==> flow/design.v (excerpt) <==
module CPU( input clk,
	input rst,
	input wire [31:0] inst,
	input wire [63:0]	main_memory_input_data_path,
	output reg[63:0] main_memory_output_data_path,
	output wire[31:0] pc_inst_addr,
	output wire		Vector_Write_Access, 
	output wire		Memory_Write_Access,
	output wire		Load_Vector_Flag,
	output wire 		Load_Word_Flag,
	output wire[11:0]	Main_Memory_Address
	);
	wire[31:0]	instruction;
    	wire[31:0]	reg_data1;
	reg[31:0]	temp_reg_data1;
	wire[5:0]		Opcode;
	wire		Branch_Control;
	wire		Jump_Control;
	wire		Word_Reg_Write_Enable;
	wire		Vect_Reg_Write_Enable;
	wire		Vector_vs_Word;
	wire		Reg_Imm_Flag;
	wire[4:0]	destination_reg;
	wire[4:0] 	source_reg1;
	wire[4:0] 	source_reg2;
	wire[7:0] 	operand1;
	wire[7:0]	temp_operand2;
	wire[7:0] 	operand2;
	wire[7:0] 	alu_output_word;
	wire[7:0]	data_to_wordreg;
	wire[63:0] 	vect_operand1;
	wire[63:0]	vect_operand2;
	wire[63:0]	vpu_vec_output;
	wire[63:0]	data_to_vec_reg;
	wire 		zero;
	wire		overflow;
	wire[63:0] 	vector_output_memory;
	wire[7:0]	word_output_memory;
	wire[63:0]	vector_input_memory;
	wire[7:0]	word_input_memory;
	wire		Reg_Address_Read;
ProgramCounter prc(.clk(clk),
	.reset(rst),
	.zero(zero),
	.branch(Branch_Control),
	.jump(Jump_Control),
	.regAddress(reg_data1),
	.pc(pc_inst_addr)
);
assign instruction = inst;
control_unit control_signal(.instruction(instruction),
	.ALUOp(Opcode),
	.VecWrite(Vector_Write_Access),
	.MemWrite(Memory_Write_Access),
	.Branch(Branch_Control),
	.Jump(Jump_Control),
	.RegWriteEnable(Word_Reg_Write_Enable),
	.VecRegWriteEnable(Vect_Reg_Write_Enable),
	.MemToVecReg(Load_Vector_Flag),
	.MemToReg(Load_Word_Flag),
	.TypeDetect(Vector_vs_Word),
	.ALUSrc(Reg_Imm_Flag)
  ...
Size in the first run: about 3700 cells after synthesis, ~500 flip-flops, roughly 210 I/O pins.
make LEC_CHECK=0 CAP_MARGIN=20 CELL_PAD_IN_SITES_DETAIL_PLACEMENT=2 CELL_PAD_IN_SITES_GLOBAL_PLACEMENT=1 CORE_MARGIN=2 CORE_UTILIZATION=61 CTS_CLUSTER_DIAMETER=51 CTS_CLUSTER_SIZE=77 HOLD_SLACK_MARGIN=-0.04 MAX_ROUTING_LAYER=met5 MIN_ROUTING_LAYER=met1 PLACE_DENSITY_LB_ADDON=0.06 SLEW_MARGIN=20 finish   # period 6.73 ns
run.sh (not shown) runs the stock make flow with config.mk's settings and CLKGATE_MAP_FILE=.
The baseline aborted during detailed placement (DPL-0033).
Rerun with:
==> flow/config.mk (replaced) <==
export PLATFORM = sky130hd
export DESIGN_NAME = CPU
export DESIGN_NICKNAME = CPU
export VERILOG_FILES = /design/flow/design.v
export SDC_FILE = /design/flow/constraint.sdc
export NUM_CORES = 4
export LEC_CHECK = 0
export CAP_MARGIN = 20
export CELL_PAD_IN_SITES_DETAIL_PLACEMENT = 0
export CORE_ASPECT_RATIO = 0.71
export CORE_MARGIN = 2
export CORE_UTILIZATION = 68
export CTS_CLUSTER_SIZE = 90
export GPL_ROUTABILITY_DRIVEN = 1
export GPL_TIMING_DRIVEN = 1
export MAX_ROUTING_LAYER = met4
export SETUP_SLACK_MARGIN = 2.05
export SLEW_MARGIN = 5
==> flow/constraint.sdc (replaced) <==
create_clock -name core_clock -period 10.3 [get_ports {clk}]
set_input_delay 2.0600 -clock core_clock [delete_from_list [all_inputs] [get_ports {clk}]]
set_output_delay 2.0600 -clock core_clock [all_outputs]
set_load 0.01 [all_outputs]
=> The changed run stopped in global routing, error GRT-0232. Die area came out lower by 10%. Synthesized cell count does not change. Area after synthesis does not change.
Rerun with:
==> flow/config.mk (replaced) <==
export PLATFORM = sky130hd
export DESIGN_NAME = CPU
export DESIGN_NICKNAME = CPU
export VERILOG_FILES = /design/flow/design.v
export SDC_FILE = /design/flow/constraint.sdc
export NUM_CORES = 4
export LEC_CHECK = 0
export ABC_AREA = 0
export CAP_MARGIN = 35
export CELL_PAD_IN_SITES_DETAIL_PLACEMENT = 2
export CELL_PAD_IN_SITES_GLOBAL_PLACEMENT = 2
export CORE_ASPECT_RATIO = 1.29
export CORE_MARGIN = 4
export CORE_UTILIZATION = 16
export CTS_CLUSTER_SIZE = 45
export GPL_ROUTABILITY_DRIVEN = 1
export GPL_TIMING_DRIVEN = 0
export MIN_ROUTING_LAYER = met1
export PLACE_DENSITY_LB_ADDON = 0.01
export SETUP_SLACK_MARGIN = 3.02
export SLEW_MARGIN = 15
export TNS_END_PERCENT = 90
==> flow/constraint.sdc (replaced) <==
create_clock -name core_clock -period 11.7 [get_ports {clk}]
set_input_delay 2.3400 -clock core_clock [delete_from_list [all_inputs] [get_ports {clk}]]
set_output_delay 2.3400 -clock core_clock [all_outputs]
set_load 0.01 [all_outputs]
=> This time the run went through all stages and came out clean. Synthesized area does not change. Die area went up to 4.2 times its value. Synthesized cell count does not change.
Rerun with:
==> flow/config.mk (replaced) <==
export PLATFORM = sky130hd
export DESIGN_NAME = CPU
export DESIGN_NICKNAME = CPU
export VERILOG_FILES = /design/flow/design.v
export SDC_FILE = /design/flow/constraint.sdc
export NUM_CORES = 4
export LEC_CHECK = 0
export ABC_AREA = 1
export CAP_MARGIN = 20
export CELL_PAD_IN_SITES_DETAIL_PLACEMENT = 1
export CORE_MARGIN = 2
export CORE_UTILIZATION = 40
export CTS_CLUSTER_DIAMETER = 74
export CTS_CLUSTER_SIZE = 49
export MAX_ROUTING_LAYER = met4
export PLACE_DENSITY = 0.73
export SETUP_SLACK_MARGIN = 0.79
export SLEW_MARGIN = 5
export TNS_END_PERCENT = 65
==> flow/constraint.sdc (replaced) <==
create_clock -name core_clock -period 12.0 [get_ports {clk}]
set_input_delay 2.4000 -clock core_clock [delete_from_list [all_inputs] [get_ports {clk}]]
set_output_delay 2.4000 -clock core_clock [all_outputs]
set_load 0.01 [all_outputs]
What happened: The changed run completed with no timing, DRC or antenna violations. Hold slack gets worse by 53 ps. Wire length fell by 38%. Clock skew rose by 21 ps. Via count rose by 23%. Global-route usage rose by 11 points. Synthesized area rose by 5.2%. Combinational power fell by 24%. Sequential share of layout area rose by 5.2 points.

* * *

CPU again, from the RTL that the note above started with.
clock: 16.3 ns
lec_check: 0
cap_margin: 20
cell_pad_in_sites_detail_placement: 0
core_aspect_ratio: 0.54
core_margin: 2
core_utilization: 32
cts_cluster_size: 33
hold_slack_margin: 0.24
place_density_lb_addon: 0.04
setup_slack_margin: 0.32
slew_margin: 20
tns_end_percent: 5
Next try:
CAP_MARGIN = 15   (was 20)
CELL_PAD_IN_SITES_DETAIL_PLACEMENT = 1   (was 0)
CORE_ASPECT_RATIO = unset   (was 0.54)
CORE_MARGIN = 9   (was 2)
CORE_UTILIZATION = 18   (was 32)
CTS_CLUSTER_DIAMETER = 83   (was unset)
CTS_CLUSTER_SIZE = 75   (was 33)
GPL_ROUTABILITY_DRIVEN = 1   (was unset)
HOLD_SLACK_MARGIN = unset   (was 0.24)
MAX_ROUTING_LAYER = met5   (was unset)
PLACE_DENSITY_LB_ADDON = 0.07   (was 0.04)
SETUP_SLACK_MARGIN = 5.0   (was 0.32)
TNS_END_PERCENT = 10   (was 5)
clock period = 18.6 ns   (was 16.3 ns; I/O delays follow)
- clock skew went up by 0.059 ns
- total power went down by roughly a tenth
- design area went up by a few percent
- global-route usage went down by 10 points
- clock-buffer cell count went down by 21
- die size went up by well over a third
- core utilization went down by 16 points
- sequential power went down by roughly a tenth
Next try:
CAP_MARGIN = 20   (was 15)
CELL_PAD_IN_SITES_DETAIL_PLACEMENT = 0   (was 1)
CORE_ASPECT_RATIO = 1.69   (was unset)
CORE_MARGIN = 2   (was 9)
CORE_UTILIZATION = 45   (was 18)
CTS_CLUSTER_DIAMETER = unset   (was 83)
CTS_CLUSTER_SIZE = unset   (was 75)
GPL_TIMING_DRIVEN = 1   (was unset)
MAX_ROUTING_LAYER = unset   (was met5)
PLACE_DENSITY_LB_ADDON = 0.29   (was 0.07)
SETUP_SLACK_MARGIN = 0.24   (was 5.0)
SLEW_MARGIN = 5   (was 20)
TNS_END_PERCENT = unset   (was 10)
clock period = 7.68 ns   (was 18.6 ns; I/O delays follow)
=> Now the flow finished but fails on negative setup slack; utilization climbs by 36 points; total power grows by 150%; clock-buffer cell count climbs by 17; via count went up by 12%; register-to-register slack loses 10 ns; flip-flop count does not change; clock skew is lower by 0.056 ns; worst hold slack gets worse by 0.018 ns; first-iteration DRC count climbs by 51%; non-clock buffer count rose by 475.
Next try:
CELL_PAD_IN_SITES_DETAIL_PLACEMENT = unset   (was 0)
CORE_ASPECT_RATIO = unset   (was 1.69)
CORE_UTILIZATION = 57   (was 45)
GPL_ROUTABILITY_DRIVEN = unset   (was 1)
GPL_TIMING_DRIVEN = unset   (was 1)
HOLD_SLACK_MARGIN = -0.1   (was unset)
PLACE_DENSITY_LB_ADDON = unset   (was 0.29)
SETUP_SLACK_MARGIN = 1.75   (was 0.24)
SLEW_MARGIN = 20   (was 5)
TNS_END_PERCENT = 70   (was unset)
clock period = 6.17 ns   (was 7.68 ns; I/O delays follow)
The new run reached the layout checks and failed them: negative setup slack.
Routed wire length drops by 2.6%.
Setup slack got worse by 1.2 ns.
First-iteration DRC count climbs by 71%.
Sequential power climbs by 25%.
Synthesized area does not change.
Count of clock-buffer cells in the layout climbs by 4.
Flip-flop count is unchanged.
Next try:
ABC_AREA = 0   (was unset)
CELL_PAD_IN_SITES_DETAIL_PLACEMENT = 2   (was unset)
CELL_PAD_IN_SITES_GLOBAL_PLACEMENT = 3   (was unset)
CORE_ASPECT_RATIO = 1.5   (was unset)
CORE_MARGIN = 8   (was 2)
CORE_UTILIZATION = 40   (was 57)
GPL_ROUTABILITY_DRIVEN = 1   (was unset)
GPL_TIMING_DRIVEN = 1   (was unset)
HOLD_SLACK_MARGIN = 0.25   (was -0.1)
MAX_ROUTING_LAYER = met5   (was unset)
MIN_ROUTING_LAYER = met1   (was unset)
PLACE_DENSITY_LB_ADDON = 0.27   (was unset)
SETUP_SLACK_MARGIN = 3.34   (was 1.75)
TNS_END_PERCENT = 65   (was 70)
clock period = 17.0 ns   (was 6.17 ns; I/O delays follow)
This time the run completed without violations.
Power falls by well over a third.
Final area falls by roughly a tenth.
Synthesized cell count stays the same.
Clock-buffer cell count falls by 4.
Next try:
ABC_AREA = unset   (was 0)
CELL_PAD_IN_SITES_DETAIL_PLACEMENT = 0   (was 2)
CELL_PAD_IN_SITES_GLOBAL_PLACEMENT = unset   (was 3)
CORE_ASPECT_RATIO = 1.69   (was 1.5)
CORE_MARGIN = 2   (was 8)
CORE_UTILIZATION = 72   (was 40)
CTS_CLUSTER_DIAMETER = 341   (was unset)
CTS_CLUSTER_SIZE = 33   (was unset)
HOLD_SLACK_MARGIN = unset   (was 0.25)
MAX_ROUTING_LAYER = unset   (was met5)
MIN_ROUTING_LAYER = unset   (was met1)
PLACE_DENSITY_LB_ADDON = 0.29   (was 0.27)
SETUP_SLACK_MARGIN = 1.29   (was 3.34)
SLEW_MARGIN = 5   (was 20)
TNS_END_PERCENT = 40   (was 65)
clock period = 5.87 ns   (was 17.0 ns; I/O delays follow)
=>
- The changed run failed in global routing (5_1_grt), error GRT-0116
- synthesized area is unchanged
- die size goes down by 48%
- synthesized cell count is unchanged
Power is estimated from default activity; no workload was simulated.
